<file path="design/flow/run.sh">
#!/bin/bash
# the make line also repeats each setting of config.mk as NAME=value (left out here)
make -C /OpenROAD-flow-scripts/flow DESIGN_CONFIG=/design/flow/config.mk WORK_HOME=/design/flow/orfs CLKGATE_MAP_FILE= finish
</file>
<file path="design/flow/design.v">
module fifo #(
    parameter DEPTH = 32,          
    parameter DATA_WIDTH = 8,      
    parameter PTR_SIZE = 5
) (
    input  wire                   clk,
    input  wire                   rst,
    input  wire                   wr_en,
    input  wire                   re_en,
    input  wire [DATA_WIDTH-1:0]  data_in,
    output wire [DATA_WIDTH-1:0]  data_out,
    output wire                   empty,
    output wire                   full
);
    reg [DATA_WIDTH-1:0] memory [0:DEPTH-1];
    reg [PTR_SIZE-1:0] wr_ptr;
    reg [PTR_SIZE-1:0] rd_ptr;
    reg empty_reg;
    reg full_reg;
    integer i;
    wire wr_fire = wr_en && !full_reg;
    wire rd_fire = re_en && !empty_reg;
    wire [PTR_SIZE-1:0] used = wr_ptr - rd_ptr;
    always @ (posedge clk or posedge rst) begin
        if (rst)
            wr_ptr <= 0;
        else if (wr_fire)
            wr_ptr <= wr_ptr + 1;
    end
    always @ (posedge clk or posedge rst) begin
        if (rst)
            empty_reg <= 1;
        else if (wr_fire && !rd_fire)
            empty_reg <= 0;
        else if (rd_fire && !wr_fire && (used == 1))
            empty_reg <= 1;
    end
    always @ (posedge clk or posedge rst) begin
        if (rst)
            full_reg <= 0;
        else if (wr_fire && !rd_fire && (used == DEPTH - 1))
            full_reg <= 1;
        else if (rd_fire && !wr_fire)
            full_reg <= 0;
    end
    always @ (posedge clk or posedge rst) begin
        if (rst)
            rd_ptr <= 0;
        else if (rd_fire)
            rd_ptr <= rd_ptr + 1;
    end
    always @ (posedge clk or posedge rst) begin
        if (rst) begin
            for (i = 0; i < DEPTH; i = i + 1)
                memory[i] <= {DATA_WIDTH{1'b0}};
        end else if (wr_fire)
            memory[wr_ptr[$clog2(DEPTH)-1:0]] <= data_in;
    end
    assign data_out = (empty_reg) ? {DATA_WIDTH{1'bx}} : memory[rd_ptr[$clog2(DEPTH)-1:0]];
    assign empty = empty_reg;
    assign full  = full_reg;
endmodule
module multiplier #(
    parameter DATA_WIDTH    = 8,                   
    parameter PRODUCT_WIDTH = DATA_WIDTH * 2
) (
    input  wire [DATA_WIDTH-1:0] in1,         
    input  wire [DATA_WIDTH-1:0] in2,          
    output wire [PRODUCT_WIDTH-1:0] product 
);
    assign product = in1 * in2;
endmodule
module adder #(
    parameter DATA_WIDTH = 8,              
    parameter SUM_WIDTH  = DATA_WIDTH + 1   
)(
    input  wire [DATA_WIDTH-1:0] in1,        
    input  wire [DATA_WIDTH-1:0] in2,        
    output wire [SUM_WIDTH-1:0] sum          
);
    assign sum = in1 + in2;
endmodule
module component (
    input  wire         clk,
    input  wire         rst,
    input  wire [31:0]  fifo1_data_in,
    input  wire [31:0]  fifo2_data_in,
    input  wire [31:0]  fifo3_data_in,
    input  wire         fifo1_write_en,
    input  wire         fifo2_write_en,
    input  wire         fifo3_write_en,
    input  wire         fifo1_read_en,
    input  wire         fifo2_read_en,
    input  wire         fifo3_read_en,
    output wire [31:0]  result_out,
    output wire         fifo1_empty,
    output wire         fifo2_empty,
    output wire         fifo3_empty,
    output wire         fifo1_full,
    output wire         fifo2_full,
    output wire         fifo3_full
);
    wire [31:0] fifo1_data_out;
    wire [31:0] fifo2_data_out;
    wire [31:0] fifo3_data_out;
    wire [31:0] mult_result;
    fifo #(
        .DEPTH(16),
        .DATA_WIDTH(32),
        .PTR_SIZE(5)
    ) fifo1_inst (
        .clk(clk),
        .rst(rst),
        .wr_en(fifo1_write_en),
        .re_en(fifo1_read_en),
        .data_in(fifo1_data_in),
        .data_out(fifo1_data_out),
        .empty(fifo1_empty),
        .full(fifo1_full)
    );
    fifo #(
        .DEPTH(16),
        .DATA_WIDTH(32),
        .PTR_SIZE(5)
    ) fifo2_inst (
        .clk(clk),
        .rst(rst),
        .wr_en(fifo2_write_en),
        .re_en(fifo2_read_en),
        .data_in(fifo2_data_in),
        .data_out(fifo2_data_out),
        .empty(fifo2_empty),
        .full(fifo2_full)
    );
    fifo #(
        .DEPTH(16),
        .DATA_WIDTH(32),
        .PTR_SIZE(5)
    ) fifo3_inst (
        .clk(clk),
        .rst(rst),
        .wr_en(fifo3_write_en),
        .re_en(fifo3_read_en),
        .data_in(fifo3_data_in),
        .data_out(fifo3_data_out),
        .empty(fifo3_empty),
        .full(fifo3_full)
    );
    multiplier #(
        .DATA_WIDTH(32),
        .PRODUCT_WIDTH(32)
    ) mult_inst (
        .in1(fifo1_data_out),
        .in2(fifo2_data_out),
        .product(mult_result)
    );
    adder #(
        .DATA_WIDTH(32),
        .SUM_WIDTH(32)
    ) adder_inst (
        .in1(mult_result),
        .in2(fifo3_data_out),
        .sum(result_out)
    );
endmodule
</file>
<file path="design/flow/config.mk">
export PLATFORM = sky130hd
export DESIGN_NAME = component
export DESIGN_NICKNAME = component
export VERILOG_FILES = /design/flow/design.v
export SDC_FILE = /design/flow/constraint.sdc
export NUM_CORES = 4
export LEC_CHECK = 0
export CAP_MARGIN = 20
export CORE_MARGIN = 2
export CORE_UTILIZATION = 72
export CTS_CLUSTER_SIZE = 60
export PLACE_DENSITY_LB_ADDON = 0.01
export SETUP_SLACK_MARGIN = 2.1
export SLEW_MARGIN = 40
export TNS_END_PERCENT = 40
</file>
<file path="design/flow/constraint.sdc">
create_clock -name core_clock -period 7.09 [get_ports {clk}]
set_input_delay 1.4180 -clock core_clock [delete_from_list [all_inputs] [get_ports {clk}]]
set_output_delay 1.4180 -clock core_clock [all_outputs]
set_load 0.01 [all_outputs]
</file>
==> report_table.html, run 1 <==
<h3>Run summary</h3>
<table>
<tr><th>Metric</th><th>Value</th></tr>
<tr><th colspan="2">Outcome</th></tr>
<tr><td>Run status</td><td>failed layout checks</td></tr>
<tr><td>Violated layout checks</td><td>negative setup slack</td></tr>
<tr><th colspan="2">Die</th></tr>
<tr><td>Height of the die</td><td>351 um</td></tr>
<tr><td>Die Span X</td><td>351 um</td></tr>
<tr><td>Starting density of the core</td><td>0.725</td></tr>
<tr><td>Total die size</td><td>123,000 um^2</td></tr>
<tr><td>Count of standard-cell rows</td><td>127</td></tr>
<tr><td>Number of I/O pins</td><td>142</td></tr>
<tr><td>Core Region</td><td>120,000 um^2</td></tr>
<tr><th colspan="2">Critical path</th></tr>
<tr><td>Capture point of the worst path</td><td>result_out[29]</td></tr>
<tr><td>Family of cells with the greatest summed delay on the critical path</td><td>adder cells</td></tr>
<tr><td>CP Launch Type</td><td>flop</td></tr>
<tr><td>Reg-to-reg critical path endpoint</td><td>fifo2_inst.memory[13][17]</td></tr>
<tr><td>Dominant cell type by count on the critical path</td><td>sky130_fd_sc_hd__fa_1</td></tr>
<tr><td>Element type at the critical path end</td><td>primary output</td></tr>
<tr><td>Origin of the worst setup path</td><td>fifo1_inst.rd_ptr[1]</td></tr>
<tr><td>Reg-to-reg setup timing slack</td><td>3.96 ns</td></tr>
<tr><td>R2R cell count</td><td>5</td></tr>
<tr><td>Crit path kind</td><td>reg -&gt; out</td></tr>
<tr><td>Signal arrival time at the worst endpoint</td><td>9.84 ns</td></tr>
<tr><td>Longest individual stage delay on the worst path</td><td>0.59 ns</td></tr>
<tr><td>Critical path's slowest cell</td><td>sky130_fd_sc_hd__fa_1</td></tr>
<tr><td>Buffers &amp; Inverters on Critical Path</td><td>11</td></tr>
<tr><td>Stages on worst setup path</td><td>37</td></tr>
<tr><td>Critical Path RT</td><td>5.67 ns</td></tr>
<tr><td>Worst reg2reg startpoint</td><td>fifo2_inst.full_reg</td></tr>
<tr><td>Crit Path Max Fanout</td><td>18</td></tr>
<tr><th colspan="2">Clocking</th></tr>
<tr><td>Clock tree from TritonCTS</td><td>done</td></tr>
<tr><td>Sink count of the clock tree</td><td>1,572</td></tr>
<tr><td>Hold buffers post-CTS</td><td>0</td></tr>
<tr><td>Clock tree buffer depth</td><td>3</td></tr>
<tr><td>Number of buffers created by CTS</td><td>157</td></tr>
<tr><td>Insertion delay of the later-clocked pin in the worst-skew pair</td><td>0.82 ns</td></tr>
<tr><td>Clock slew at the register clock pins of the worst setup and hold paths</td><td>0.06 ns</td></tr>
<tr><td>Root cell of the clock tree</td><td>sky130_fd_sc_hd__clkbuf_16</td></tr>
<tr><td>H-Tree Level Count</td><td>4</td></tr>
<tr><th colspan="2">Synthesis</th></tr>
<tr><td>Synthesized area per cell</td><td>12.2 um^2</td></tr>
<tr><td>Number of cells in Yosys stat</td><td>7,105</td></tr>
<tr><td>Most used standard cells in the synthesized netlist</td><td>1,569 x sky130_fd_sc_hd__dfrtp_1, 1,557 x sky130_fd_sc_hd__mux2_2, 536 x sky130_fd_sc_hd__inv_1, 441 x sky130_fd_sc_hd__fa_1, 365 x sky130_fd_sc_hd__nor2_1</td></tr>
<tr><td>Main synth FF type</td><td>sky130_fd_sc_hd__dfrtp_1</td></tr>
<tr><td>Distinct lib cells used</td><td>96</td></tr>
<tr><td>Net Count, Synth</td><td>7,810</td></tr>
<tr><td>Post-synth top area cell</td><td>sky130_fd_sc_hd__dfrtp_1</td></tr>
<tr><td>Post-synth tally of flip-flops with integrated enable</td><td>0</td></tr>
<tr><td>Sequential-to-total area share from yosys stat</td><td>0.453</td></tr>
<tr><td>Gate Count Post-Synth</td><td>7,105</td></tr>
<tr><td>XOR-XNOR Cells, Area Fraction</td><td>0.0127</td></tr>
<tr><td>Largest combinational cell category by area</td><td>multiplexers</td></tr>
<tr><td>Async set-reset flop share out of synthesis</td><td>1.00</td></tr>
<tr><td>Synth Area in Compound Gates</td><td>0.0843</td></tr>
<tr><td>Area fraction in mux cells</td><td>0.213</td></tr>
<tr><td>Area of the synthesized netlist per yosys stat</td><td>86,800 um^2</td></tr>
<tr><td>Post-synthesis register bit count</td><td>1,572</td></tr>
<tr><td>Top cell type's share of synthesized area</td><td>0.453</td></tr>
<tr><td>Simple-gate share of the synthesized area</td><td>0.0624</td></tr>
<tr><td>Cells taking the most area after synthesis</td><td>sky130_fd_sc_hd__dfrtp_1 45%, sky130_fd_sc_hd__mux2_2 20%, sky130_fd_sc_hd__fa_1 10%, sky130_fd_sc_hd__inv_1 2.3%, sky130_fd_sc_hd__ha_1 2.3%</td></tr>
<tr><td>Post-synthesis instance area</td><td>86,800 um^2</td></tr>
<tr><td>Adder Share, Synth</td><td>0.125</td></tr>
<tr><td>Most popular library cell in the synthesized design by count</td><td>sky130_fd_sc_hd__dfrtp_1</td></tr>
<tr><td>Warnings from Yosys</td><td>2</td></tr>
<tr><th colspan="2">Final timing</th></tr>
<tr><td>Setup tns final</td><td>-84.50 ns</td></tr>
<tr><td>RSZ-0062 raised after global routing</td><td>true</td></tr>
<tr><td>Clk_skew</td><td>0.0333 ns</td></tr>
<tr><td>Number of endpoints failing setup at the final stage</td><td>28</td></tr>
<tr><td>Highest achievable clock rate</td><td>88.8 MHz</td></tr>
<tr><td>Minimum clock period</td><td>11.26 ns</td></tr>
<tr><td>Period utilisation layout</td><td>1.59</td></tr>
<tr><td>Final hold vios</td><td>0</td></tr>
<tr><td>Max Transition Viols Final</td><td>0</td></tr>
<tr><td>Post-layout worst setup margin</td><td>-4.17 ns</td></tr>
<tr><td>Tightest slew margin relative to the limit</td><td>0.387</td></tr>
<tr><td>Least-Margin Pin Slew</td><td>0.917 ns</td></tr>
<tr><th colspan="2">Detailed routing</th></tr>
<tr><td>Per-cell routed wire length</td><td>29.5 um</td></tr>
<tr><td>Vias</td><td>64,717</td></tr>
<tr><td>Number of remaining DRC errors</td><td>0</td></tr>
<tr><td>DRT Pass-1 Iters</td><td>10</td></tr>
<tr><td>Via/cell ratio</td><td>6.81</td></tr>
<tr><td>Wire length reported by the detailed router</td><td>280,000 um</td></tr>
<tr><td>Tally of nets with antenna violations remaining after routing</td><td>0</td></tr>
<tr><td>Drt first-iter violations</td><td>7,852</td></tr>
<tr><th colspan="2">Hold path</th></tr>
<tr><td>WHS Endpoint</td><td>fifo1_inst.rd_ptr[4]</td></tr>
<tr><td>Depth of the worst hold-timing path</td><td>1</td></tr>
<tr><td>Startpoint of the tightest hold check path</td><td>fifo1_inst.rd_ptr[4]</td></tr>
<tr><td>Min-Delay Path Class</td><td>reg -&gt; reg</td></tr>
<tr><th colspan="2">GRT</th></tr>
<tr><td>Total congestion overflow</td><td>0</td></tr>
<tr><td>Pin count of the biggest net entering global routing</td><td>158</td></tr>
<tr><td>Initial antenna violation count</td><td>14</td></tr>
<tr><td>Wire length of the first global-routing pass</td><td>417,000 um</td></tr>
<tr><td>Number of global-route vias before repair</td><td>67,563</td></tr>
<tr><td>Overall global routing resource usage</td><td>0.455</td></tr>
<tr><th colspan="2">Job</th></tr>
<tr><td>Total number of warnings across the stage logs</td><td>72</td></tr>
<tr><td>Max-capacitance violation count</td><td>0</td></tr>
<tr><th colspan="2">Finish</th></tr>
<tr><td>Filler Cells Inserted</td><td>5,859</td></tr>
<tr><td>Signed area change from the synthesized netlist to the final layout</td><td>19.2%</td></tr>
<tr><td>Gate Area</td><td>45,100 um^2</td></tr>
<tr><td>Number of nets in the layout</td><td>8,455</td></tr>
<tr><td>Seq. cell area</td><td>39,400 um^2</td></tr>
<tr><th colspan="2">Place</th></tr>
<tr><td>DPL Wire Length</td><td>183,000 um</td></tr>
<tr><td>Count of input and output buffers</td><td>141</td></tr>
<tr><td>Last weighted congestion value of the routability-driven placer</td><td>0.988</td></tr>
<tr><td>Post-Place Setup Slack</td><td>-4.19 ns</td></tr>
</table>
routing by layer:
metal	GRT usage	up-vias	wire, um
li1	-	26164	-
met1	0.590	33281	102000
met2	0.699	4071	129000
met3	0.123	1187	31100
met4	0.255	14	17500
met5	0	-	83
area by class of cell:
class,instances,area share
inverter,539,0.0197
clock inverter,60,0.00680
antenna,9,0.000218
timing repair buffer,1022,0.0931
tap,1612,0.0195
clock buffer,225,0.0440
sequential,1572,0.381
multi-input combinational,4458,0.436
through the flow:
| stage | hold slack (ns) | cells | instance area, um^2 | utilization |
|---|---|---|---|---|
| final | 0.495 | 9497 | 103000 | 0.864 |
| after global routing | 0.509 | 9494 | 103000 | 0.864 |
| after CTS | 0.499 | 9456 | 102000 | 0.856 |
| after detailed placement | 0.486 | 9096 | 95000 | 0.794 |
| after global placement | 0.475 | 9080 | 94700 | 0.792 |
| after floorplan | 0.462 | 7105 | 86800 | - |
timing repair:
action	in CTS	in global routing
pin swaps	118	111
resized	433	178
setup endpoints to repair	32	32
setup buffers	70	27
cloned	5	1
==> inputs of run 2 (changes only) <==
CTS_CLUSTER_SIZE = 51   (was 60)
PLACE_DENSITY_LB_ADDON = 0.2   (was 0.01)
SETUP_SLACK_MARGIN = unset   (was 2.1)
SLEW_MARGIN = 20   (was 40)
TNS_END_PERCENT = unset   (was 40)
clock period = 9.75 ns   (was 7.09 ns; I/O delays follow)
==> run 2 against run 1 <==
Effect of this change: the layout still fails its checks (negative setup slack); first-iteration DRC count rose by 16%; synthesized cell count unchanged; utilization is 0.28 points lower; critical endpoint unchanged; critical path depth shrank 7; setup slack better by 1.9 ns; global-route usage is 2.4 points higher.
==> report_table.html, run 2 <==
<h3>Run summary</h3>
<table>
<tr><th>Metric</th><th>Value</th></tr>
<tr><th colspan="2">Synthesis</th></tr>
<tr><td>Warnings from Yosys</td><td>2 (unchanged)</td></tr>
<tr><td>Area fraction in mux cells</td><td>0.213 (unchanged)</td></tr>
<tr><td>Async set-reset flop share out of synthesis</td><td>1.00 (unchanged)</td></tr>
<tr><td>Post-synthesis instance area</td><td>86,800 um^2 (unchanged)</td></tr>
<tr><td>Main synth FF type</td><td>sky130_fd_sc_hd__dfrtp_1 (unchanged)</td></tr>
<tr><td>Top cell type's share of synthesized area</td><td>0.453 (unchanged)</td></tr>
<tr><td>Most used standard cells in the synthesized netlist</td><td>1,569 x sky130_fd_sc_hd__dfrtp_1, 1,557 x sky130_fd_sc_hd__mux2_2, 536 x sky130_fd_sc_hd__inv_1, 441 x sky130_fd_sc_hd__fa_1, 365 x sky130_fd_sc_hd__nor2_1 (unchanged)</td></tr>
<tr><td>Sequential-to-total area share from yosys stat</td><td>0.453 (unchanged)</td></tr>
<tr><td>Synth Area in Compound Gates</td><td>0.0843 (unchanged)</td></tr>
<tr><td>Adder Share, Synth</td><td>0.125 (unchanged)</td></tr>
<tr><td>Distinct lib cells used</td><td>96 (unchanged)</td></tr>
<tr><td>Largest combinational cell category by area</td><td>multiplexers (unchanged)</td></tr>
<tr><td>Simple-gate share of the synthesized area</td><td>0.0624 (unchanged)</td></tr>
<tr><td>Gate Count Post-Synth</td><td>7,105 (unchanged)</td></tr>
<tr><td>Area of the synthesized netlist per yosys stat</td><td>86,800 um^2 (unchanged)</td></tr>
<tr><td>XOR-XNOR Cells, Area Fraction</td><td>0.0127 (unchanged)</td></tr>
<tr><td>Post-synth top area cell</td><td>sky130_fd_sc_hd__dfrtp_1 (unchanged)</td></tr>
<tr><td>Post-synth tally of flip-flops with integrated enable</td><td>0 (unchanged)</td></tr>
<tr><td>Net Count, Synth</td><td>7,810 (unchanged)</td></tr>
<tr><td>Number of cells in Yosys stat</td><td>7,105 (unchanged)</td></tr>
<tr><td>Synthesized area per cell</td><td>12.2 um^2 (unchanged)</td></tr>
<tr><td>Most popular library cell in the synthesized design by count</td><td>sky130_fd_sc_hd__dfrtp_1 (unchanged)</td></tr>
<tr><td>Cells taking the most area after synthesis</td><td>sky130_fd_sc_hd__dfrtp_1 45%, sky130_fd_sc_hd__mux2_2 20%, sky130_fd_sc_hd__fa_1 10%, sky130_fd_sc_hd__inv_1 2.3%, sky130_fd_sc_hd__ha_1 2.3% (unchanged)</td></tr>
<tr><td>Post-synthesis register bit count</td><td>1,572 (unchanged)</td></tr>
<tr><th colspan="2">Die</th></tr>
<tr><td>Die Span X</td><td>351 um (unchanged)</td></tr>
<tr><td>Total die size</td><td>123,000 um^2 (unchanged)</td></tr>
<tr><td>Core Region</td><td>120,000 um^2 (unchanged)</td></tr>
<tr><td>Height of the die</td><td>351 um (unchanged)</td></tr>
<tr><td>Count of standard-cell rows</td><td>127 (unchanged)</td></tr>
<tr><td>Number of I/O pins</td><td>142 (unchanged)</td></tr>
<tr><td>Starting density of the core</td><td>0.725 (unchanged)</td></tr>
<tr><th colspan="2">Hold path</th></tr>
<tr><td>Depth of the worst hold-timing path</td><td>1 (unchanged)</td></tr>
<tr><td>Min-Delay Path Class</td><td>reg -&gt; reg (unchanged)</td></tr>
<tr><td>Startpoint of the tightest hold check path</td><td>fifo2_inst.wr_ptr[4] (was fifo1_inst.rd_ptr[4])</td></tr>
<tr><td>WHS Endpoint</td><td>fifo2_inst.wr_ptr[4] (was fifo1_inst.rd_ptr[4])</td></tr>
<tr><th colspan="2">Final timing</th></tr>
<tr><td>Setup tns final</td><td>-34.96 ns (was -84.50 ns)</td></tr>
<tr><td>Final hold vios</td><td>0 (unchanged)</td></tr>
<tr><td>Highest achievable clock rate</td><td>83.0 MHz</td></tr>
<tr><td>Post-layout worst setup margin</td><td>-2.29 ns (was -4.17 ns)</td></tr>
<tr><td>Least-Margin Pin Slew</td><td>1.10 ns (was 0.917 ns)</td></tr>
<tr><td>Number of endpoints failing setup at the final stage</td><td>23 (was 28)</td></tr>
<tr><td>Minimum clock period</td><td>12.04 ns</td></tr>
<tr><td>Period utilisation layout</td><td>1.24 (was 1.59)</td></tr>
<tr><td>Tightest slew margin relative to the limit</td><td>0.267 (was 0.387)</td></tr>
<tr><td>RSZ-0062 raised after global routing</td><td>true (unchanged)</td></tr>
<tr><td>Clk_skew</td><td>0.0268 ns (was 0.0333 ns)</td></tr>
<tr><td>Max Transition Viols Final</td><td>0 (unchanged)</td></tr>
<tr><th colspan="2">Critical path</th></tr>
<tr><td>Capture point of the worst path</td><td>result_out[29] (unchanged)</td></tr>
<tr><td>Worst reg2reg startpoint</td><td>fifo2_inst.full_reg (unchanged)</td></tr>
<tr><td>Critical path's slowest cell</td><td>sky130_fd_sc_hd__or4b_4 (was sky130_fd_sc_hd__fa_1)</td></tr>
<tr><td>Family of cells with the greatest summed delay on the critical path</td><td>adder cells (unchanged)</td></tr>
<tr><td>Stages on worst setup path</td><td>30 (was 37)</td></tr>
<tr><td>Buffers &amp; Inverters on Critical Path</td><td>8 (was 11)</td></tr>
<tr><td>Crit path kind</td><td>reg -&gt; out (unchanged)</td></tr>
<tr><td>Origin of the worst setup path</td><td>fifo1_inst.rd_ptr[1] (unchanged)</td></tr>
<tr><td>Element type at the critical path end</td><td>primary output (unchanged)</td></tr>
<tr><td>Reg-to-reg critical path endpoint</td><td>fifo2_inst.memory[15][26] (was fifo2_inst.memory[13][17])</td></tr>
<tr><td>Longest individual stage delay on the worst path</td><td>0.64 ns (was 0.59 ns)</td></tr>
<tr><td>Dominant cell type by count on the critical path</td><td>sky130_fd_sc_hd__fa_1 (unchanged)</td></tr>
<tr><td>CP Launch Type</td><td>flop (unchanged)</td></tr>
<tr><td>Signal arrival time at the worst endpoint</td><td>10.09 ns (was 9.84 ns)</td></tr>
<tr><td>Reg-to-reg setup timing slack</td><td>6.16 ns (was 3.96 ns)</td></tr>
<tr><td>Critical Path RT</td><td>7.80 ns (was 5.67 ns)</td></tr>
<tr><td>R2R cell count</td><td>5 (unchanged)</td></tr>
<tr><td>Crit Path Max Fanout</td><td>8 (was 18)</td></tr>
<tr><th colspan="2">GRT</th></tr>
<tr><td>Overall global routing resource usage</td><td>0.479 (was 0.455)</td></tr>
<tr><td>Pin count of the biggest net entering global routing</td><td>170 (was 158)</td></tr>
<tr><td>Total congestion overflow</td><td>0 (unchanged)</td></tr>
<tr><td>Initial antenna violation count</td><td>15 (was 14)</td></tr>
<tr><td>Wire length of the first global-routing pass</td><td>439,000 um (was 417,000 um)</td></tr>
<tr><td>Number of global-route vias before repair</td><td>71,243 (was 67,563)</td></tr>
<tr><th colspan="2">Detailed routing</th></tr>
<tr><td>Tally of nets with antenna violations remaining after routing</td><td>0 (unchanged)</td></tr>
<tr><td>Per-cell routed wire length</td><td>31.5 um (was 29.5 um)</td></tr>
<tr><td>Vias</td><td>67,338 (was 64,717)</td></tr>
<tr><td>Via/cell ratio</td><td>7.10 (was 6.81)</td></tr>
<tr><td>Drt first-iter violations</td><td>9,070 (was 7,852)</td></tr>
<tr><td>DRT Pass-1 Iters</td><td>12 (was 10)</td></tr>
<tr><td>Wire length reported by the detailed router</td><td>299,000 um (was 280,000 um)</td></tr>
<tr><td>Number of remaining DRC errors</td><td>0 (unchanged)</td></tr>
<tr><th colspan="2">Place</th></tr>
<tr><td>Dpl cells</td><td>9,088 (was 9,096)</td></tr>
<tr><td>Count of input and output buffers</td><td>141 (unchanged)</td></tr>
<tr><td>Last weighted congestion value of the routability-driven placer</td><td>0.992 (was 0.988)</td></tr>
<tr><td>DPL Wire Length</td><td>183,000 um (about the same)</td></tr>
<tr><th colspan="2">Clocking</th></tr>
<tr><td>H-Tree Level Count</td><td>4 (unchanged)</td></tr>
<tr><td>Clock slew at the register clock pins of the worst setup and hold paths</td><td>0.07 ns (was 0.06 ns)</td></tr>
<tr><td>Number of buffers created by CTS</td><td>158 (was 157)</td></tr>
<tr><td>Sink count of the clock tree</td><td>1,572 (unchanged)</td></tr>
<tr><td>Insertion delay of the later-clocked pin in the worst-skew pair</td><td>0.81 ns (was 0.82 ns)</td></tr>
<tr><td>Clock tree from TritonCTS</td><td>done (unchanged)</td></tr>
<tr><td>Clock tree buffer depth</td><td>3 (unchanged)</td></tr>
<tr><td>Hold buffers post-CTS</td><td>0 (unchanged)</td></tr>
<tr><td>Root cell of the clock tree</td><td>sky130_fd_sc_hd__clkbuf_16 (unchanged)</td></tr>
<tr><th colspan="2">Outcome</th></tr>
<tr><td>Violated layout checks</td><td>negative setup slack (unchanged)</td></tr>
<tr><td>Run status</td><td>failed layout checks (unchanged)</td></tr>
<tr><th colspan="2">Finish</th></tr>
<tr><td>Non-filler instance count after layout</td><td>9,487 (was 9,497)</td></tr>
<tr><td>Number of nets in the layout</td><td>8,450 (was 8,455)</td></tr>
<tr><td>Signed area change from the synthesized netlist to the final layout</td><td>18.8% (was 19.2%)</td></tr>
<tr><th colspan="2">Job</th></tr>
<tr><td>Max-capacitance violation count</td><td>0 (unchanged)</td></tr>
<tr><td>Total number of warnings across the stage logs</td><td>63 (was 72)</td></tr>
</table>
-- run 2: metrics by stage --
stage	instance area (um^2)	worst slack (ns)	hold WS [ns]	util
3_5_place_dp	94600	-2.17	0.486	0.791
3_3_place_gp	94600	-2.14	0.475	0.791
6_report	103000	-2.29	0.495	0.861
5_1_grt	103000	-2.37	0.501	0.861
4_1_cts	102000	-1.79	0.496	0.854
2_1_floorplan	86800	-13.98	0.462	-
-- run 2: routing by layer --
| metal | vias up | wire [um] | GRT usage |
|---|---|---|---|
| met4 | 14 | 27100 | 0.348 |
| met3 | 1908 | 38400 | 0.141 |
| met1 | 33887 | 99300 | 0.589 |
| li1 | 26107 | - | - |
| met5 | - | 125 | 0 |
| met2 | 5422 | 134000 | 0.727 |
-- run 2: layout make-up --
class | count | area [um^2]
Timing Repair Buffer | 1016 | 9170
Multi-Input combinational cell | 4458 | 45200
Clock buffer | 239 | 4780
Inverter | 539 | 2040
Fill cell | 5427 | 16600
Clock inverter | 43 | 444
Sequential cell | 1572 | 39400
Tap cell | 1612 | 2020
Antenna cell | 8 | 20.0
-- run 2: what timing repair did --
action,4_1_cts,5_1_grt
resized,480,151
cloned,3,1
pin swaps,171,136
buffers inserted,87,31
endpoints found under the setup margin,24,24
endpoints found under the hold margin,0,0
==> inputs of run 3 (changes only) <==
CELL_PAD_IN_SITES_DETAIL_PLACEMENT = 1   (was unset)
CORE_MARGIN = 4   (was 2)
CORE_UTILIZATION = 21   (was 72)
CTS_CLUSTER_SIZE = unset   (was 51)
GPL_ROUTABILITY_DRIVEN = 1   (was unset)
MAX_ROUTING_LAYER = met4   (was unset)
MIN_ROUTING_LAYER = met2   (was unset)
PLACE_DENSITY_LB_ADDON = unset   (was 0.2)
SETUP_SLACK_MARGIN = 0.88   (was unset)
SLEW_MARGIN = 30   (was 20)
clock period = 17.8 ns   (was 9.75 ns; I/O delays follow)
==> run 3 against run 2 <==
Effect of this change: now clean on timing, DRC and antenna; count of clock-buffer cells in the layout is 20 higher; clock skew grew 0.060 ns; sequential cell count stayed put; design area is 2.2% lower; die size rose to 3.4 times the previous value.
==> report_table.html, run 3 <==
<h3>Run summary</h3>
<table>
<tr><th>Metric</th><th>Value</th></tr>
<tr><th colspan="2">Final timing</th></tr>
<tr><td>Highest achievable clock rate</td><td>60.7 MHz</td></tr>
<tr><td>Final hold vios</td><td>0 (unchanged)</td></tr>
<tr><td>RSZ-0062 raised after global routing</td><td>false (was true)</td></tr>
<tr><td>Clk_skew</td><td>0.0866 ns (was 0.0268 ns)</td></tr>
<tr><td>Least-Margin Pin Slew</td><td>1.11 ns (was 1.10 ns)</td></tr>
<tr><td>Max Transition Viols Final</td><td>0 (unchanged)</td></tr>
<tr><td>Number of endpoints failing setup at the final stage</td><td>0 (was 23)</td></tr>
<tr><td>Tightest slew margin relative to the limit</td><td>0.262 (was 0.267)</td></tr>
<tr><td>Period utilisation layout</td><td>0.925 (was 1.24)</td></tr>
<tr><td>Final-layout worst hold slack</td><td>0.497 ns (was 0.495 ns)</td></tr>
<tr><td>Minimum clock period</td><td>16.47 ns</td></tr>
<tr><td>Setup tns final</td><td>0 ns (was -34.96 ns)</td></tr>
<tr><th colspan="2">Synthesis</th></tr>
<tr><td>Top cell type's share of synthesized area</td><td>0.453 (unchanged)</td></tr>
<tr><td>Most popular library cell in the synthesized design by count</td><td>sky130_fd_sc_hd__dfrtp_1 (unchanged)</td></tr>
<tr><td>Gate Count Post-Synth</td><td>7,105 (unchanged)</td></tr>
<tr><td>Most used standard cells in the synthesized netlist</td><td>1,569 x sky130_fd_sc_hd__dfrtp_1, 1,557 x sky130_fd_sc_hd__mux2_2, 536 x sky130_fd_sc_hd__inv_1, 441 x sky130_fd_sc_hd__fa_1, 365 x sky130_fd_sc_hd__nor2_1 (unchanged)</td></tr>
<tr><td>Cells taking the most area after synthesis</td><td>sky130_fd_sc_hd__dfrtp_1 45%, sky130_fd_sc_hd__mux2_2 20%, sky130_fd_sc_hd__fa_1 10%, sky130_fd_sc_hd__inv_1 2.3%, sky130_fd_sc_hd__ha_1 2.3% (unchanged)</td></tr>
<tr><td>Largest combinational cell category by area</td><td>multiplexers (unchanged)</td></tr>
<tr><td>Distinct lib cells used</td><td>96 (unchanged)</td></tr>
<tr><td>Number of cells in Yosys stat</td><td>7,105 (unchanged)</td></tr>
<tr><td>Main synth FF type</td><td>sky130_fd_sc_hd__dfrtp_1 (unchanged)</td></tr>
<tr><td>Synthesized area per cell</td><td>12.2 um^2 (unchanged)</td></tr>
<tr><td>Post-synth top area cell</td><td>sky130_fd_sc_hd__dfrtp_1 (unchanged)</td></tr>
<tr><td>Adder Share, Synth</td><td>0.125 (unchanged)</td></tr>
<tr><td>XOR-XNOR Cells, Area Fraction</td><td>0.0127 (unchanged)</td></tr>
<tr><td>Area of the synthesized netlist per yosys stat</td><td>86,800 um^2 (unchanged)</td></tr>
<tr><td>Net Count, Synth</td><td>7,810 (unchanged)</td></tr>
<tr><td>Post-synth tally of flip-flops with integrated enable</td><td>0 (unchanged)</td></tr>
<tr><td>Simple-gate share of the synthesized area</td><td>0.0624 (unchanged)</td></tr>
<tr><td>Sequential-to-total area share from yosys stat</td><td>0.453 (unchanged)</td></tr>
<tr><td>Post-synthesis instance area</td><td>86,800 um^2 (unchanged)</td></tr>
<tr><td>Synth Area in Compound Gates</td><td>0.0843 (unchanged)</td></tr>
<tr><td>Async set-reset flop share out of synthesis</td><td>1.00 (unchanged)</td></tr>
<tr><td>Post-synthesis register bit count</td><td>1,572 (unchanged)</td></tr>
<tr><td>Warnings from Yosys</td><td>2 (unchanged)</td></tr>
<tr><td>Area fraction in mux cells</td><td>0.213 (unchanged)</td></tr>
<tr><th colspan="2">Detailed routing</th></tr>
<tr><td>Via/cell ratio</td><td>6.34 (was 7.10)</td></tr>
<tr><td>Tally of nets with antenna violations remaining after routing</td><td>0 (unchanged)</td></tr>
<tr><td>DRT Pass-1 Iters</td><td>10 (was 12)</td></tr>
<tr><td>Wire length reported by the detailed router</td><td>316,000 um (was 299,000 um)</td></tr>
<tr><td>Drt first-iter violations</td><td>15,835 (was 9,070)</td></tr>
<tr><td>Per-cell routed wire length</td><td>24.7 um (was 31.5 um)</td></tr>
<tr><td>Vias</td><td>81,022 (was 67,338)</td></tr>
<tr><td>Number of remaining DRC errors</td><td>0 (unchanged)</td></tr>
<tr><th colspan="2">GRT</th></tr>
<tr><td>Number of global-route vias before repair</td><td>94,612 (was 71,243)</td></tr>
<tr><td>Wire length of the first global-routing pass</td><td>463,000 um (was 439,000 um)</td></tr>
<tr><td>Total congestion overflow</td><td>0 (unchanged)</td></tr>
<tr><td>Pin count of the biggest net entering global routing</td><td>178 (was 170)</td></tr>
<tr><td>Initial antenna violation count</td><td>15 (unchanged)</td></tr>
<tr><td>Overall global routing resource usage</td><td>0.230 (was 0.479)</td></tr>
<tr><th colspan="2">Clocking</th></tr>
<tr><td>Clock tree from TritonCTS</td><td>done (unchanged)</td></tr>
<tr><td>Root cell of the clock tree</td><td>sky130_fd_sc_hd__clkbuf_16 (unchanged)</td></tr>
<tr><td>H-Tree Level Count</td><td>4 (unchanged)</td></tr>
<tr><td>Clock slew at the register clock pins of the worst setup and hold paths</td><td>0.06 ns (was 0.07 ns)</td></tr>
<tr><td>Number of buffers inserted by post-CTS setup repair</td><td>0 (was 87)</td></tr>
<tr><td>Clock tree buffer depth</td><td>4 (was 3)</td></tr>
<tr><td>Sink count of the clock tree</td><td>1,572 (unchanged)</td></tr>
<tr><td>Insertion delay of the later-clocked pin in the worst-skew pair</td><td>0.86 ns (was 0.81 ns)</td></tr>
<tr><td>Number of buffers created by CTS</td><td>170 (was 158)</td></tr>
<tr><th colspan="2">Critical path</th></tr>
<tr><td>Reg-to-reg critical path endpoint</td><td>fifo3_inst.memory[1][21] (was fifo2_inst.memory[15][26])</td></tr>
<tr><td>Family of cells with the greatest summed delay on the critical path</td><td>adder cells (unchanged)</td></tr>
<tr><td>Stages on worst setup path</td><td>32 (was 30)</td></tr>
<tr><td>Element type at the critical path end</td><td>primary output (unchanged)</td></tr>
<tr><td>Crit path kind</td><td>reg -&gt; out (unchanged)</td></tr>
<tr><td>Crit Path Max Fanout</td><td>24 (was 8)</td></tr>
<tr><td>Critical Path RT</td><td>14.24 ns (was 7.80 ns)</td></tr>
<tr><td>Capture point of the worst path</td><td>result_out[31] (was result_out[29])</td></tr>
<tr><td>Reg-to-reg setup timing slack</td><td>14.38 ns (was 6.16 ns)</td></tr>
<tr><td>Buffers &amp; Inverters on Critical Path</td><td>9 (was 8)</td></tr>
<tr><td>Signal arrival time at the worst endpoint</td><td>12.91 ns (was 10.09 ns)</td></tr>
<tr><td>Worst reg2reg startpoint</td><td>fifo3_inst.full_reg (was fifo2_inst.full_reg)</td></tr>
<tr><td>R2R cell count</td><td>5 (unchanged)</td></tr>
<tr><td>Origin of the worst setup path</td><td>fifo1_inst.rd_ptr[0] (was fifo1_inst.rd_ptr[1])</td></tr>
<tr><td>CP Launch Type</td><td>flop (unchanged)</td></tr>
<tr><td>Longest individual stage delay on the worst path</td><td>0.85 ns (was 0.64 ns)</td></tr>
<tr><td>Critical path's slowest cell</td><td>sky130_fd_sc_hd__and3b_1 (was sky130_fd_sc_hd__or4b_4)</td></tr>
<tr><th colspan="2">Finish</th></tr>
<tr><td>Number of nets in the layout</td><td>7,772 (was 8,450)</td></tr>
<tr><td>Final standard cell area without fillers</td><td>101,000 um^2 (was 103,000 um^2)</td></tr>
<tr><td>Gate Area</td><td>43,800 um^2 (was 45,200 um^2)</td></tr>
<tr><td>Utilization of the core after routing</td><td>0.246 (was 0.861)</td></tr>
<tr><td>Seq. cell area</td><td>39,400 um^2 (about the same)</td></tr>
<tr><td>Signed area change from the synthesized netlist to the final layout</td><td>16.2% (was 18.8%)</td></tr>
<tr><td>Filler Cells Inserted</td><td>45,873 (was 5,427)</td></tr>
<tr><th colspan="2">Place</th></tr>
<tr><td>Last weighted congestion value of the routability-driven placer</td><td>0.953 (was 0.992)</td></tr>
<tr><td>DPL Wire Length</td><td>191,000 um (was 183,000 um)</td></tr>
<tr><td>Count of input and output buffers</td><td>141 (unchanged)</td></tr>
<tr><td>Post-Place Cell Area</td><td>94,700 um^2 (was 94,600 um^2)</td></tr>
<tr><th colspan="2">Die</th></tr>
<tr><td>Total die size</td><td>423,000 um^2 (was 123,000 um^2)</td></tr>
<tr><td>Count of standard-cell rows</td><td>235 (was 127)</td></tr>
<tr><td>Starting density of the core</td><td>0.211 (was 0.725)</td></tr>
<tr><td>Core Region</td><td>410,000 um^2 (was 120,000 um^2)</td></tr>
<tr><td>Height of the die</td><td>651 um (was 351 um)</td></tr>
<tr><td>Number of I/O pins</td><td>142 (unchanged)</td></tr>
<tr><td>Die Span X</td><td>651 um (was 351 um)</td></tr>
<tr><th colspan="2">Job</th></tr>
<tr><td>Max-capacitance violation count</td><td>0 (unchanged)</td></tr>
<tr><td>Total number of warnings across the stage logs</td><td>58 (was 63)</td></tr>
<tr><th colspan="2">Hold path</th></tr>
<tr><td>Min-Delay Path Class</td><td>reg -&gt; reg (unchanged)</td></tr>
<tr><td>WHS Endpoint</td><td>fifo3_inst.rd_ptr[4] (was fifo2_inst.wr_ptr[4])</td></tr>
<tr><td>Startpoint of the tightest hold check path</td><td>fifo3_inst.rd_ptr[4] (was fifo2_inst.wr_ptr[4])</td></tr>
<tr><td>Depth of the worst hold-timing path</td><td>1 (unchanged)</td></tr>
<tr><th colspan="2">Outcome</th></tr>
<tr><td>Run status</td><td>timing/DRC/antenna clean (was failed layout checks)</td></tr>
</table>
-- run 3: cell type report --
class,count,area share
Antenna cell,134,0.00333
Clock buffer,259,0.0498
Clock inverter,43,0.00521
Inverter,539,0.0201
Multi-Input combinational cell,4458,0.434
Sequential cell,1572,0.390
Tap cell,5451,0.0677
Timing Repair Buffer,326,0.0294
-- run 3: per-layer routing --
metal	share of wire	GRT usage	routed length, um
met1	0	-	0
met3	0.42	0.293	132000
met4	0.10	0.0598	32300
met5	0	-	0
met2	0.48	0.261	151000
-- run 3: timing repair --
item,in CTS,in global routing
resized,0,1
endpoints found under the setup margin,0,2
hold buffers,0,0
-- run 3: metrics by stage --
step | worst slack, ns | instances
2_1_floorplan | -7.54 | 7105
3_3_place_gp | 2.78 | 12338
3_5_place_dp | 2.70 | 12338
4_1_cts | 1.72 | 12640
5_1_grt | 0.932 | 12705
6_report | 1.33 | 12782
==> inputs of run 4 (changes only) <==
CELL_PAD_IN_SITES_DETAIL_PLACEMENT = unset   (was 1)
CORE_MARGIN = 2   (was 4)
CORE_UTILIZATION = 44   (was 21)
GPL_ROUTABILITY_DRIVEN = unset   (was 1)
MAX_ROUTING_LAYER = unset   (was met4)
MIN_ROUTING_LAYER = unset   (was met2)
PLACE_DENSITY = 0.6   (was unset)
SETUP_SLACK_MARGIN = unset   (was 0.88)
SLEW_MARGIN = 20   (was 30)
clock period = 7.28 ns   (was 17.8 ns; I/O delays follow)
==> run 4 against run 3 <==
Effect of this change: the layout now fails its checks (negative setup slack); global-route usage rose by 4.9 points; critical path depth grew 7; via count down 24%; highest routed layer is now met5; clock skew shrank 0.047 ns; worst hold slack worse by 0.013 ns; synthesized area unchanged; setup slack lost 5.1 ns.
==> report_table.html, run 4 <==
<h3>Run summary</h3>
<table>
<tr><th>Metric</th><th>Value</th></tr>
<tr><th colspan="2">Synthesis</th></tr>
<tr><td>Post-synthesis register bit count</td><td>1,572 (unchanged)</td></tr>
<tr><td>XOR-XNOR Cells, Area Fraction</td><td>0.0127 (unchanged)</td></tr>
<tr><td>Post-synthesis instance area</td><td>86,800 um^2 (unchanged)</td></tr>
<tr><td>Main synth FF type</td><td>sky130_fd_sc_hd__dfrtp_1 (unchanged)</td></tr>
<tr><td>Gate Count Post-Synth</td><td>7,105 (unchanged)</td></tr>
<tr><td>Warnings from Yosys</td><td>2 (unchanged)</td></tr>
<tr><td>Most used standard cells in the synthesized netlist</td><td>1,569 x sky130_fd_sc_hd__dfrtp_1, 1,557 x sky130_fd_sc_hd__mux2_2, 536 x sky130_fd_sc_hd__inv_1, 441 x sky130_fd_sc_hd__fa_1, 365 x sky130_fd_sc_hd__nor2_1 (unchanged)</td></tr>
<tr><td>Net Count, Synth</td><td>7,810 (unchanged)</td></tr>
<tr><td>Largest combinational cell category by area</td><td>multiplexers (unchanged)</td></tr>
<tr><td>Most popular library cell in the synthesized design by count</td><td>sky130_fd_sc_hd__dfrtp_1 (unchanged)</td></tr>
<tr><td>Area of the synthesized netlist per yosys stat</td><td>86,800 um^2 (unchanged)</td></tr>
<tr><td>Top cell type's share of synthesized area</td><td>0.453 (unchanged)</td></tr>
<tr><td>Async set-reset flop share out of synthesis</td><td>1.00 (unchanged)</td></tr>
<tr><td>Area fraction in mux cells</td><td>0.213 (unchanged)</td></tr>
<tr><td>Synthesized area per cell</td><td>12.2 um^2 (unchanged)</td></tr>
<tr><td>Simple-gate share of the synthesized area</td><td>0.0624 (unchanged)</td></tr>
<tr><td>Post-synth tally of flip-flops with integrated enable</td><td>0 (unchanged)</td></tr>
<tr><td>Sequential-to-total area share from yosys stat</td><td>0.453 (unchanged)</td></tr>
<tr><td>Post-synth top area cell</td><td>sky130_fd_sc_hd__dfrtp_1 (unchanged)</td></tr>
<tr><td>Distinct lib cells used</td><td>96 (unchanged)</td></tr>
<tr><td>Synth Area in Compound Gates</td><td>0.0843 (unchanged)</td></tr>
<tr><td>Adder Share, Synth</td><td>0.125 (unchanged)</td></tr>
<tr><td>Cells taking the most area after synthesis</td><td>sky130_fd_sc_hd__dfrtp_1 45%, sky130_fd_sc_hd__mux2_2 20%, sky130_fd_sc_hd__fa_1 10%, sky130_fd_sc_hd__inv_1 2.3%, sky130_fd_sc_hd__ha_1 2.3% (unchanged)</td></tr>
<tr><td>Number of cells in Yosys stat</td><td>7,105 (unchanged)</td></tr>
<tr><th colspan="2">Detailed routing</th></tr>
<tr><td>Length of routed met2 wiring</td><td>135,000 um (was 151,000 um)</td></tr>
<tr><td>Per-cell routed wire length</td><td>26.7 um (was 24.7 um)</td></tr>
<tr><td>Via/cell ratio</td><td>5.82 (was 6.34)</td></tr>
<tr><td>Number of remaining DRC errors</td><td>0 (unchanged)</td></tr>
<tr><td>DRT Pass-1 Iters</td><td>7 (was 10)</td></tr>
<tr><td>Vias</td><td>61,366 (was 81,022)</td></tr>
<tr><td>Drt first-iter violations</td><td>4,939 (was 15,835)</td></tr>
<tr><td>Met3 WL post-DR</td><td>16,500 um (was 132,000 um)</td></tr>
<tr><td>Wire length reported by the detailed router</td><td>281,000 um (was 316,000 um)</td></tr>
<tr><td>Tally of nets with antenna violations remaining after routing</td><td>0 (unchanged)</td></tr>
<tr><td>Top routing layer used</td><td>met5 (was met4)</td></tr>
<tr><td>Length of routed wiring on met1</td><td>119,000 um (was 0 um)</td></tr>
<tr><th colspan="2">Clocking</th></tr>
<tr><td>Number of buffers created by CTS</td><td>174 (was 170)</td></tr>
<tr><td>Hold buffers post-CTS</td><td>0 (unchanged)</td></tr>
<tr><td>H-Tree Level Count</td><td>4 (unchanged)</td></tr>
<tr><td>Clock tree from TritonCTS</td><td>done (unchanged)</td></tr>
<tr><td>Clock tree buffer depth</td><td>3 (was 4)</td></tr>
<tr><td>Clock slew at the register clock pins of the worst setup and hold paths</td><td>0.06 ns (about the same)</td></tr>
<tr><td>Root cell of the clock tree</td><td>sky130_fd_sc_hd__clkbuf_16 (unchanged)</td></tr>
<tr><td>Sink count of the clock tree</td><td>1,572 (unchanged)</td></tr>
<tr><td>Insertion delay of the later-clocked pin in the worst-skew pair</td><td>0.84 ns (was 0.86 ns)</td></tr>
<tr><th colspan="2">GRT</th></tr>
<tr><td>Pin count of the biggest net entering global routing</td><td>160 (was 178)</td></tr>
<tr><td>Overall global routing resource usage</td><td>0.280 (was 0.230)</td></tr>
<tr><td>Initial antenna violation count</td><td>21 (was 15)</td></tr>
<tr><td>Total congestion overflow</td><td>0 (unchanged)</td></tr>
<tr><td>Wire length of the first global-routing pass</td><td>421,000 um (was 463,000 um)</td></tr>
<tr><td>Number of global-route vias before repair</td><td>64,277 (was 94,612)</td></tr>
<tr><th colspan="2">Final timing</th></tr>
<tr><td>Max Transition Viols Final</td><td>0 (unchanged)</td></tr>
<tr><td>RSZ-0062 raised after global routing</td><td>true (was false)</td></tr>
<tr><td>Clk_skew</td><td>0.0395 ns (was 0.0866 ns)</td></tr>
<tr><td>Period utilisation layout</td><td>1.52 (was 0.925)</td></tr>
<tr><td>Number of endpoints failing setup at the final stage</td><td>28 (was 0)</td></tr>
<tr><td>Least-Margin Pin Slew</td><td>1.20 ns (was 1.11 ns)</td></tr>
<tr><td>Post-layout worst setup margin</td><td>-3.81 ns (was 1.33 ns)</td></tr>
<tr><td>Minimum clock period</td><td>11.09 ns</td></tr>
<tr><td>Highest achievable clock rate</td><td>90.2 MHz</td></tr>
<tr><td>Tightest slew margin relative to the limit</td><td>0.196 (was 0.262)</td></tr>
<tr><td>Final hold vios</td><td>0 (unchanged)</td></tr>
<tr><th colspan="2">Critical path</th></tr>
<tr><td>R2R cell count</td><td>5 (unchanged)</td></tr>
<tr><td>Dominant cell type by count on the critical path</td><td>sky130_fd_sc_hd__fa_1</td></tr>
<tr><td>Crit Path Max Fanout</td><td>7 (was 24)</td></tr>
<tr><td>Critical path's slowest cell</td><td>sky130_fd_sc_hd__fa_1 (was sky130_fd_sc_hd__and3b_1)</td></tr>
<tr><td>Signal arrival time at the worst endpoint</td><td>9.63 ns (was 12.91 ns)</td></tr>
<tr><td>CP Launch Type</td><td>flop (unchanged)</td></tr>
<tr><td>Capture point of the worst path</td><td>result_out[29] (was result_out[31])</td></tr>
<tr><td>Longest individual stage delay on the worst path</td><td>0.54 ns (was 0.85 ns)</td></tr>
<tr><td>Stages on worst setup path</td><td>39 (was 32)</td></tr>
<tr><td>Crit path kind</td><td>reg -&gt; out (unchanged)</td></tr>
<tr><td>Element type at the critical path end</td><td>primary output (unchanged)</td></tr>
<tr><td>Buffers &amp; Inverters on Critical Path</td><td>15 (was 9)</td></tr>
<tr><td>Origin of the worst setup path</td><td>fifo1_inst.rd_ptr[1] (was fifo1_inst.rd_ptr[0])</td></tr>
<tr><td>Family of cells with the greatest summed delay on the critical path</td><td>adder cells (unchanged)</td></tr>
<tr><td>Worst reg2reg startpoint</td><td>fifo2_inst.full_reg (was fifo3_inst.full_reg)</td></tr>
<tr><td>Critical Path RT</td><td>5.82 ns (was 14.24 ns)</td></tr>
<tr><td>Reg-to-reg setup timing slack</td><td>3.66 ns (was 14.38 ns)</td></tr>
<tr><td>Reg-to-reg critical path endpoint</td><td>fifo2_inst.memory[9][19] (was fifo3_inst.memory[1][21])</td></tr>
<tr><th colspan="2">Die</th></tr>
<tr><td>Total die size</td><td>201,000 um^2 (was 423,000 um^2)</td></tr>
<tr><td>Count of standard-cell rows</td><td>162 (was 235)</td></tr>
<tr><td>Die Span X</td><td>448 um (was 651 um)</td></tr>
<tr><td>Height of the die</td><td>448 um (was 651 um)</td></tr>
<tr><td>Starting density of the core</td><td>0.444 (was 0.211)</td></tr>
<tr><td>Number of I/O pins</td><td>142 (unchanged)</td></tr>
<tr><td>Core Region</td><td>195,000 um^2 (was 410,000 um^2)</td></tr>
<tr><th colspan="2">Hold path</th></tr>
<tr><td>Startpoint of the tightest hold check path</td><td>fifo2_inst.wr_ptr[4] (was fifo3_inst.rd_ptr[4])</td></tr>
<tr><td>Depth of the worst hold-timing path</td><td>1 (unchanged)</td></tr>
<tr><td>Min-Delay Path Class</td><td>reg -&gt; reg (unchanged)</td></tr>
<tr><td>WHS Endpoint</td><td>fifo2_inst.wr_ptr[4] (was fifo3_inst.rd_ptr[4])</td></tr>
<tr><th colspan="2">Place</th></tr>
<tr><td>Dpl cells</td><td>10,109 (was 12,338)</td></tr>
<tr><td>Count of input and output buffers</td><td>141 (unchanged)</td></tr>
<tr><td>DPL Wire Length</td><td>190,000 um (was 191,000 um)</td></tr>
<tr><td>Last weighted congestion value of the routability-driven placer</td><td>0.947 (was 0.953)</td></tr>
<tr><th colspan="2">Finish</th></tr>
<tr><td>Signed area change from the synthesized netlist to the final layout</td><td>21.6% (was 16.2%)</td></tr>
<tr><td>Number of nets in the layout</td><td>8,469 (was 7,772)</td></tr>
<tr><td>Non-filler instance count after layout</td><td>10,539 (was 12,782)</td></tr>
<tr><th colspan="2">Outcome</th></tr>
<tr><td>Violated layout checks</td><td>negative setup slack</td></tr>
<tr><td>Run status</td><td>failed layout checks (was timing/DRC/antenna clean)</td></tr>
<tr><th colspan="2">Job</th></tr>
<tr><td>Max-capacitance violation count</td><td>0 (unchanged)</td></tr>
<tr><td>Total number of warnings across the stage logs</td><td>69 (was 58)</td></tr>
</table>
[run 4: through the flow]
| step | utilization | setup TNS [ns] | cell area [um^2] | setup slack, ns | hold WS (ns) |
|---|---|---|---|---|---|
| finish | 0.540 | -73.76 | 105000 | -3.81 | 0.484 |
| global placement | 0.492 | -71.26 | 96200 | -4.01 | 0.479 |
| global route | 0.540 | -80.33 | 105000 | -4.12 | 0.509 |
| detailed placement | 0.492 | -73.00 | 96200 | -4.04 | 0.478 |
| CTS | 0.528 | -83.45 | 103000 | -3.93 | 0.488 |
| floorplan | - | - | 86800 | -15.95 | 0.462 |
[run 4: area by class of cell]
cell class              count  area, um^2
clock inverters            58         672
diodes                      9        22.5
fillers                 16798       89900
flip-flops and latches   1572       39400
multi-input cells        4458       45400
inverters                 539        2040
repair buffers           1019        9500
clock buffers             260        5200
well taps                2624        3280
[run 4: repair_timing]
item | CTS | global route
endpoints found under the hold margin | 0 | 0
pin swaps | 80 | 150
cloned | 1 | 3
gates resized | 247 | 420
buffers inserted | 32 | 77
setup endpoints to repair | 29 | 29
[run 4: per-layer routing]
| metal | up-vias | GRT usage |
|---|---|---|
| li1 | 26133 | - |
| met1 | 32677 | 0.380 |
| met2 | 2028 | 0.458 |
| met3 | 512 | 0.0386 |
| met4 | 16 | 0.101 |
| met5 | - | 0 |
==> inputs of run 5 (changes only) <==
CORE_UTILIZATION = 45   (was 44)
clock period = 13.0 ns   (was 7.28 ns; I/O delays follow)
==> run 5 against run 4 <==
Effect of this change: the run now finishes clean; clock skew up 0.0043 ns; utilization fell by 2.5 points; critical path depth shrank 6; setup slack better by 4.2 ns.
==> report_table.html, run 5 <==
<h3>Run summary</h3>
<table>
<tr><th>Metric</th><th>Value</th></tr>
<tr><th colspan="2">Outcome</th></tr>
<tr><td>Run status</td><td>timing/DRC/antenna clean (was failed layout checks)</td></tr>
<tr><th colspan="2">Job</th></tr>
<tr><td>Total number of warnings across the stage logs</td><td>64 (was 69)</td></tr>
<tr><th colspan="2">Synthesis</th></tr>
<tr><td>Post-synthesis register bit count</td><td>1,572 (unchanged)</td></tr>
<tr><td>Gate Count Post-Synth</td><td>7,105 (unchanged)</td></tr>
<tr><td>Largest combinational cell category by area</td><td>multiplexers (unchanged)</td></tr>
<tr><td>Synth Area in Compound Gates</td><td>0.0843 (unchanged)</td></tr>
<tr><td>Distinct lib cells used</td><td>96 (unchanged)</td></tr>
<tr><td>Most used standard cells in the synthesized netlist</td><td>1,569 x sky130_fd_sc_hd__dfrtp_1, 1,557 x sky130_fd_sc_hd__mux2_2, 536 x sky130_fd_sc_hd__inv_1, 441 x sky130_fd_sc_hd__fa_1, 365 x sky130_fd_sc_hd__nor2_1 (unchanged)</td></tr>
<tr><td>Cells taking the most area after synthesis</td><td>sky130_fd_sc_hd__dfrtp_1 45%, sky130_fd_sc_hd__mux2_2 20%, sky130_fd_sc_hd__fa_1 10%, sky130_fd_sc_hd__inv_1 2.3%, sky130_fd_sc_hd__ha_1 2.3% (unchanged)</td></tr>
<tr><td>Top cell type's share of synthesized area</td><td>0.453 (unchanged)</td></tr>
<tr><td>Sequential-to-total area share from yosys stat</td><td>0.453 (unchanged)</td></tr>
<tr><td>Warnings from Yosys</td><td>2 (unchanged)</td></tr>
<tr><td>Area of the synthesized netlist per yosys stat</td><td>86,800 um^2 (unchanged)</td></tr>
<tr><td>Post-synth top area cell</td><td>sky130_fd_sc_hd__dfrtp_1 (unchanged)</td></tr>
<tr><th colspan="2">Detailed routing</th></tr>
<tr><td>Wire length reported by the detailed router</td><td>270,000 um (was 281,000 um)</td></tr>
<tr><td>Via/cell ratio</td><td>5.96 (was 5.82)</td></tr>
<tr><td>Per-cell routed wire length</td><td>27.3 um (was 26.7 um)</td></tr>
<tr><td>Drt first-iter violations</td><td>5,103 (was 4,939)</td></tr>
<tr><td>Tally of nets with antenna violations remaining after routing</td><td>0 (unchanged)</td></tr>
<tr><td>DRT Pass-1 Iters</td><td>6 (was 7)</td></tr>
<tr><th colspan="2">Critical path</th></tr>
<tr><td>R2R cell count</td><td>5 (unchanged)</td></tr>
<tr><td>Dominant cell type by count on the critical path</td><td>sky130_fd_sc_hd__fa_1 (unchanged)</td></tr>
<tr><td>Origin of the worst setup path</td><td>fifo1_inst.rd_ptr[2] (was fifo1_inst.rd_ptr[1])</td></tr>
<tr><td>Critical path's slowest cell</td><td>sky130_fd_sc_hd__dfrtp_4 (was sky130_fd_sc_hd__fa_1)</td></tr>
<tr><td>Reg-to-reg critical path endpoint</td><td>fifo3_inst.memory[3][27] (was fifo2_inst.memory[9][19])</td></tr>
<tr><td>Family of cells with the greatest summed delay on the critical path</td><td>adder cells (unchanged)</td></tr>
<tr><td>Longest individual stage delay on the worst path</td><td>0.57 ns (was 0.54 ns)</td></tr>
<tr><td>Stages on worst setup path</td><td>33 (was 39)</td></tr>
<tr><td>Buffers &amp; Inverters on Critical Path</td><td>11 (was 15)</td></tr>
<tr><td>Element type at the critical path end</td><td>primary output (unchanged)</td></tr>
<tr><td>Worst reg2reg startpoint</td><td>fifo3_inst.full_reg (was fifo2_inst.full_reg)</td></tr>
<tr><td>Capture point of the worst path</td><td>result_out[28] (was result_out[29])</td></tr>
<tr><td>Signal arrival time at the worst endpoint</td><td>10.05 ns (was 9.63 ns)</td></tr>
<tr><th colspan="2">Die</th></tr>
<tr><td>Starting density of the core</td><td>0.452 (was 0.444)</td></tr>
<tr><td>Die Span X</td><td>443 um (was 448 um)</td></tr>
<tr><td>Number of I/O pins</td><td>142 (unchanged)</td></tr>
<tr><td>Count of standard-cell rows</td><td>161 (was 162)</td></tr>
<tr><td>Core Region</td><td>192,000 um^2 (was 195,000 um^2)</td></tr>
<tr><td>Height of the die</td><td>443 um (was 448 um)</td></tr>
<tr><td>Total die size</td><td>196,000 um^2 (was 201,000 um^2)</td></tr>
<tr><th colspan="2">Final timing</th></tr>
<tr><td>Least-Margin Pin Slew</td><td>1.12 ns (was 1.20 ns)</td></tr>
<tr><td>Post-layout worst setup margin</td><td>0.347 ns (was -3.81 ns)</td></tr>
<tr><td>Period utilisation layout</td><td>0.973 (was 1.52)</td></tr>
<tr><td>Minimum clock period</td><td>12.65 ns</td></tr>
<tr><td>Max Transition Viols Final</td><td>0 (unchanged)</td></tr>
<tr><td>Number of endpoints failing setup at the final stage</td><td>0 (was 28)</td></tr>
<tr><th colspan="2">Place</th></tr>
<tr><td>Last weighted congestion value of the routability-driven placer</td><td>0.908 (was 0.947)</td></tr>
<tr><td>Dpl cells</td><td>9,550 (was 10,109)</td></tr>
<tr><td>DPL Wire Length</td><td>174,000 um (was 190,000 um)</td></tr>
<tr><td>Count of input and output buffers</td><td>141 (unchanged)</td></tr>
<tr><td>Post-Place Setup Slack</td><td>0.0976 ns (was -4.04 ns)</td></tr>
<tr><th colspan="2">GRT</th></tr>
<tr><td>Initial antenna violation count</td><td>13 (was 21)</td></tr>
<tr><td>Overall global routing resource usage</td><td>0.275 (was 0.280)</td></tr>
<tr><td>Pin count of the biggest net entering global routing</td><td>186 (was 160)</td></tr>
<tr><td>Number of global-route vias before repair</td><td>61,289 (was 64,277)</td></tr>
<tr><th colspan="2">Clocking</th></tr>
<tr><td>Insertion delay of the later-clocked pin in the worst-skew pair</td><td>0.83 ns (was 0.84 ns)</td></tr>
<tr><td>Clock slew at the register clock pins of the worst setup and hold paths</td><td>0.06 ns (about the same)</td></tr>
<tr><td>H-Tree Level Count</td><td>4 (unchanged)</td></tr>
<tr><td>Clock tree buffer depth</td><td>3 (unchanged)</td></tr>
<tr><th colspan="2">Finish</th></tr>
<tr><td>Utilization of the core after routing</td><td>0.515 (was 0.540)</td></tr>
<tr><td>Number of nets in the layout</td><td>7,940 (was 8,469)</td></tr>
<tr><td>Filler Cells Inserted</td><td>16,632 (was 16,798)</td></tr>
<tr><th colspan="2">Hold path</th></tr>
<tr><td>Min-Delay Path Class</td><td>reg -&gt; reg (unchanged)</td></tr>
<tr><td>Depth of the worst hold-timing path</td><td>1 (unchanged)</td></tr>
</table>
run 5: routing by layer:
metal	vias up	GRT usage	part of all wire
li1	25059	-	-
met3	438	0.0428	0.061
met1	31621	0.378	0.43
met5	-	0	0.00030
met4	14	0.0803	0.027
met2	1895	0.448	0.48
run 5: repair_timing:
item,in CTS,in global routing
endpoints found under the setup margin,8,7
hold buffers,0,0
resized,107,48
hold endpoints to repair,0,0
buffers inserted,20,19
pin swaps,15,18
run 5: final cells by class:
class	count	area, um^2	area share
Antenna cell	4	10.0	0.000101
Inverter	539	2030	0.0206
Timing Repair Buffer	494	4530	0.0459
Tap cell	2526	3160	0.0320
Clock inverter	45	502	0.00508
Clock buffer	262	5050	0.0511
Multi-Input combinational cell	4458	44200	0.447
Sequential cell	1572	39400	0.398
run 5: per-stage QoR:
step	area, um^2
after global placement	92200
after floorplan	86800
final	98800
after detailed placement	92200
after CTS	98400
after global routing	98800
